==> amber: inputs <==
// minimax
module minimax(
   opt, move,
   grid, column_counts, player, sw, clk
);
input [83:0] grid;
input [20:0] column_counts;
input player;
input sw;
input clk;
output [6:0] opt;
output move;
reg [83:0] grid_copy;
reg [83:0] grid_copy_2;
reg aimoved;
reg opponentmoved;
reg [6:0] ai;
reg [6:0] opponent;
reg [2:0] index;
reg move_r;
assign move = move_r;
reg initial_score;
reg [6:0] count;  
reg [2:0] column;
reg [6:0] opt_r;
assign opt = opt_r;
wire [8:0] optscore;
reg [8:0] optscore_r;
assign optscore = optscore_r;
wire [8:0] score;
wire [8:0] curscore;
reg [8:0] curscore_r;
assign curscore = curscore_r;
score score_(
   .score (score),
   .grid (grid_copy_2), .ai (ai), .opponent (opponent), .clk (clk)
    );
always @(posedge clk)
begin
  if (player == 0 || !sw)
  begin
    count = 0;
    move_r = 0;
    optscore_r = 0;
    opt_r = 1;
	 curscore_r = 0;
  end
  else if (count == 105)
  begin
    if(curscore >= optscore && aimoved)
    begin
      opt_r = ai;
      optscore_r = curscore_r;
    end
    move_r = 1;
    count = (count + 1) % 128;
  end
  else if (count > 105)
  begin
    move_r = 0;
  end
  else if (count % 15 == 0)
  begin
  ...
==> flow/config.mk <==
export PLATFORM = sky130hd
export DESIGN_NAME = minimax
export DESIGN_NICKNAME = minimax
export VERILOG_FILES = /design/flow/design.v
export SDC_FILE = /design/flow/constraint.sdc
export NUM_CORES = 4
export LEC_CHECK = 0
export CAP_MARGIN = 20
export CORE_MARGIN = 2
export CORE_UTILIZATION = 58
export CTS_CLUSTER_DIAMETER = 238
export SETUP_SLACK_MARGIN = -0.59
export SLEW_MARGIN = 20
export TNS_END_PERCENT = 5
==> flow/constraint.sdc <==
create_clock -name core_clock -period 8.23 [get_ports {clk}]
set_input_delay 1.6460 -clock core_clock [delete_from_list [all_inputs] [get_ports {clk}]]
set_output_delay 1.6460 -clock core_clock [all_outputs]
set_load 0.01 [all_outputs]
run.sh (not shown) runs the stock make flow with config.mk's settings and CLKGATE_MAP_FILE=.
==> pepper: changes against amber <==
- CTS_CLUSTER_DIAMETER: 238 -> default
- SETUP_SLACK_MARGIN: -0.59 -> 1.38
==> flow/constraint.sdc (replaced) <==
create_clock -name core_clock -period 6.0 [get_ports {clk}]
set_input_delay 1.2000 -clock core_clock [delete_from_list [all_inputs] [get_ports {clk}]]
set_output_delay 1.2000 -clock core_clock [all_outputs]
set_load 0.01 [all_outputs]
==> comparison <==
pepper ended with an error in global routing (5_1_grt), error ODB-0269. amber completed and failed the layout checks on negative setup slack.
Synthesized cell count is the same in amber and pepper.
Synthesized area is the same in pepper and amber.
In die size, amber and pepper do not differ.
==> figures <==
	amber	pepper
Buffers inserted by post-CTS timing repair	21	69
Gp weighted congestion	1.16	1.17
Worst setup slack after placement	-2.52 ns	-4.77 ns
Site row count	82	82
Post-placement cell count	5178	5286
CTS Hold Buffers Added	0	0
Number of buffers on the longest clock path	3	3
Sequential cell area fraction in the yosys report	21.2%	21.2%
Number of instances resized during post-cts repair	168	338
Distinct cell type count after synthesis	114	114
EDFF count, synth	187	187
Chip area	52700 sq um	52700 sq um
Yosys adder share	7.60%	7.60%
Combined area of all synthesized cells	29500 sq um	29500 sq um
Cell type with the highest aggregate area in the netlist	sky130_fd_sc_hd__edfxtp_1	sky130_fd_sc_hd__edfxtp_1
Run status	finished with violations	stopped before the end
Last stage reached	-	global routing (5_1_grt)
Reasons for failing layout checks	negative setup slack	-
Top cell area share	19.0%	19.0%
Top cell type by instance count after synthesis	sky130_fd_sc_hd__nand2_1	sky130_fd_sc_hd__nand2_1
Synth flops	219	219
Number of buffers added by the clock tree synthesis step	22	23
Post-DP HPWL	98800 um	101000 um
Instance area after placement	39200 sq um	40100 sq um

---

==> xenon: inputs <==
Starting RTL as in the previous note.
export LEC_CHECK = 0
export ABC_AREA = 1
export CAP_MARGIN = 20
export CELL_PAD_IN_SITES_DETAIL_PLACEMENT = 1
export CELL_PAD_IN_SITES_GLOBAL_PLACEMENT = 1
export CORE_ASPECT_RATIO = 1.13
export CORE_MARGIN = 2
export CORE_UTILIZATION = 15
export CTS_CLUSTER_DIAMETER = 205
export GPL_TIMING_DRIVEN = 0
export MIN_ROUTING_LAYER = met2
export PLACE_DENSITY_LB_ADDON = 0.14
export SETUP_SLACK_MARGIN = 2.27
export SLEW_MARGIN = 10
create_clock -name core_clock -period 9.33 [get_ports {clk}]
==> indigo: changes against xenon <==
==> flow/config.mk (replaced) <==
export PLATFORM = sky130hd
export DESIGN_NAME = minimax
export DESIGN_NICKNAME = minimax
export VERILOG_FILES = /design/flow/design.v
export SDC_FILE = /design/flow/constraint.sdc
export NUM_CORES = 4
export LEC_CHECK = 0
export CAP_MARGIN = 20
export CORE_MARGIN = 2
export CORE_UTILIZATION = 19
export SLEW_MARGIN = 20
==> flow/constraint.sdc (replaced) <==
create_clock -name core_clock -period 17.2 [get_ports {clk}]
set_input_delay 3.4400 -clock core_clock [delete_from_list [all_inputs] [get_ports {clk}]]
set_output_delay 3.4400 -clock core_clock [all_outputs]
set_load 0.01 [all_outputs]
==> notes <==
- In sequential cell count, xenon and indigo do not differ.
- xenon ran to the end with violations: negative setup slack. indigo finished clean.
- Final area: xenon is larger than indigo (about 26%).
- Against indigo, the global-route usage of xenon is higher by 12 points.
- Of xenon and indigo, xenon has the higher utilization (gap 0.82 points).

---

==> run B: inputs <==
minimax again, from the RTL that the note above started with.
export LEC_CHECK = 0
export ABC_AREA = 0
export CAP_MARGIN = 20
export CELL_PAD_IN_SITES_DETAIL_PLACEMENT = 0
export CELL_PAD_IN_SITES_GLOBAL_PLACEMENT = 0
export CORE_ASPECT_RATIO = 1.13
export CORE_MARGIN = 2
export CORE_UTILIZATION = 58
export CTS_CLUSTER_DIAMETER = 136
export CTS_CLUSTER_SIZE = 51
export GPL_TIMING_DRIVEN = 1
export HOLD_SLACK_MARGIN = 0.28
export SLEW_MARGIN = 25
create_clock -name core_clock -period 7.94 [get_ports {clk}]
==> run E (differences from run B) <==
ABC_AREA = 1   (was 0)
CELL_PAD_IN_SITES_DETAIL_PLACEMENT = 1   (was 0)
CELL_PAD_IN_SITES_GLOBAL_PLACEMENT = 1   (was 0)
CORE_UTILIZATION = 15   (was 58)
CTS_CLUSTER_SIZE = not set   (was 51)
GPL_TIMING_DRIVEN = 0   (was 1)
HOLD_SLACK_MARGIN = not set   (was 0.28)
PLACE_DENSITY_LB_ADDON = 0.14   (was not set)
SETUP_SLACK_MARGIN = 2.27   (was not set)
==> flow/constraint.sdc (replaced) <==
create_clock -name core_clock -period 9.33 [get_ports {clk}]
set_input_delay 1.8660 -clock core_clock [delete_from_list [all_inputs] [get_ports {clk}]]
set_output_delay 1.8660 -clock core_clock [all_outputs]
set_load 0.01 [all_outputs]
==> run F (differences from run B) <==
ABC_AREA = not set   (was 0)
CELL_PAD_IN_SITES_DETAIL_PLACEMENT = not set   (was 0)
CELL_PAD_IN_SITES_GLOBAL_PLACEMENT = not set   (was 0)
CORE_ASPECT_RATIO = not set   (was 1.13)
CORE_UTILIZATION = 40   (was 58)
CTS_CLUSTER_DIAMETER = not set   (was 136)
CTS_CLUSTER_SIZE = not set   (was 51)
GPL_TIMING_DRIVEN = not set   (was 1)
HOLD_SLACK_MARGIN = not set   (was 0.28)
SETUP_SLACK_MARGIN = -0.47   (was not set)
SLEW_MARGIN = 20   (was 25)
==> flow/constraint.sdc (replaced) <==
create_clock -name core_clock -period 10.7 [get_ports {clk}]
set_input_delay 2.1400 -clock core_clock [delete_from_list [all_inputs] [get_ports {clk}]]
set_output_delay 2.1400 -clock core_clock [all_outputs]
set_load 0.01 [all_outputs]
==> run D (differences from run B) <==
ABC_AREA = not set   (was 0)
CELL_PAD_IN_SITES_DETAIL_PLACEMENT = not set   (was 0)
CELL_PAD_IN_SITES_GLOBAL_PLACEMENT = not set   (was 0)
CORE_ASPECT_RATIO = not set   (was 1.13)
CORE_UTILIZATION = 59   (was 58)
CTS_CLUSTER_DIAMETER = not set   (was 136)
CTS_CLUSTER_SIZE = not set   (was 51)
GPL_TIMING_DRIVEN = not set   (was 1)
HOLD_SLACK_MARGIN = not set   (was 0.28)
SETUP_SLACK_MARGIN = 2.53   (was not set)
SLEW_MARGIN = 20   (was 25)
==> flow/constraint.sdc (replaced) <==
create_clock -name core_clock -period 8.62 [get_ports {clk}]
set_input_delay 1.7240 -clock core_clock [delete_from_list [all_inputs] [get_ports {clk}]]
set_output_delay 1.7240 -clock core_clock [all_outputs]
set_load 0.01 [all_outputs]
==> results.txt <==
The implementation run finished. The run finished, with violations left. The reasons given for failing layout checks are setup timing. Placed instance count landed at 4997. Distinct cell type count of the synthesized netlist landed at 114. Final-report setup violation count landed at 2. The share of the core area taken by cells at floorplan is 0.405. Core area landed at 73000 um^2. By area the synthesized netlist is led by sky130_fd_sc_hd__edfxtp_1 19%, sky130_fd_sc_hd__mux4_2 7.3%, sky130_fd_sc_hd__ha_1 5.9%. Row generation in the floorplan step produced 99 rows. Of the synthesized area, sequential elements account for 0.212. Cell area reported after detailed placement landed at 35500 um^2. Post-CTS repair changed the size of 0 cells. The synthesized netlist has a Yosys-reported chip area of 29500 um^2. Per the synthesis report, the simple-gate share of the synthesized area is 0.205. Once routing completed, OpenROAD measured the worst setup slack at -19.7 ps. Post-synthesis instance total landed at 3570.
the above is filed under run F

==> results.txt <==
Implementation results. By area the synthesized netlist is led by sky130_fd_sc_hd__edfxtp_1 19%, sky130_fd_sc_hd__mux4_2 7.3%, sky130_fd_sc_hd__ha_1 5.9%. Sequential area share after synthesis landed at 0.212. Number of placement rows landed at 87. The number of placed instances, taps included, is 5154. Post-CTS repair changed the size of 332 cells. Initial core utilization landed at 0.590.

It got as far as 5_1_grt and failed there. In this run the cell area measured after placement is 39800 um^2. Distinct cell type count of the synthesized netlist landed at 114.

The flow did not finish.
the above is filed under run B

==> results.txt <==
Implementation results. The run ended at 5_1_grt. Initial core utilization landed at 0.601. The synthesized netlist has a Yosys-reported chip area of 29500 um^2. Aoi/oai-family share of the synthesized area landed at 0.245. Placed instance count landed at 5112. Post-synthesis instance total landed at 3570. Of the total synthesized cell area, the portion taken by full adders, half adders and majority gates is 0.0760.

Final weighted congestion of routability-driven global placement landed at 1.17. Per the OpenROAD floorplan log, the area of the core is 49200 um^2. Number of resized instances in the post-cts repair step landed at 401. Cell area reported after detailed placement landed at 39300 um^2. The tool reported: "[ERROR GRT-0232] Routing congestion too high. Check the congestion heatmap in the GUI". The die covers 51800 um^2. In this run, the synthesized area fraction spent on and/or/nand/nor cells is recorded as 0.205. The run stopped with a tool error. Yosys attributes the largest share of cell area to sky130_fd_sc_hd__edfxtp_1 19%, sky130_fd_sc_hd__mux4_2 7.3%, sky130_fd_sc_hd__ha_1 5.9%. Pin placement for this block handled 116 I/O pins.

The synthesized netlist contains 114 unique library cells. The commonest register cell is sky130_fd_sc_hd__edfxtp_1.
the above is filed under run D

==> results.txt <==
The implementation run finished. In the Yosys stats the netlist draws on 73 distinct library cells. In this run, the synthesized area fraction spent on and/or/nand/nor cells is recorded as 0.341. The layout checks failed on setup timing.

The run finished, with violations left. Post-CTS repair changed the size of 634 cells. Of the synthesized area, sequential elements account for 0.221. Post-synthesis chip area from yosys landed at 28200 um^2.

In the post-synthesis netlist, the biggest area contributors are sky130_fd_sc_hd__edfxtp_1 20%, sky130_fd_sc_hd__nand2_1 16%, sky130_fd_sc_hd__o21ai_0 9.1%. Initial core utilization landed at 0.151. Counting tap cells, the placed design contains a total of 7223 instances. Number of placement rows landed at 169. Core area landed at 187000 um^2.

Final-report setup violation count landed at 94. The final timing report gives a worst setup slack of -1200 ps.
the above is filed under run E

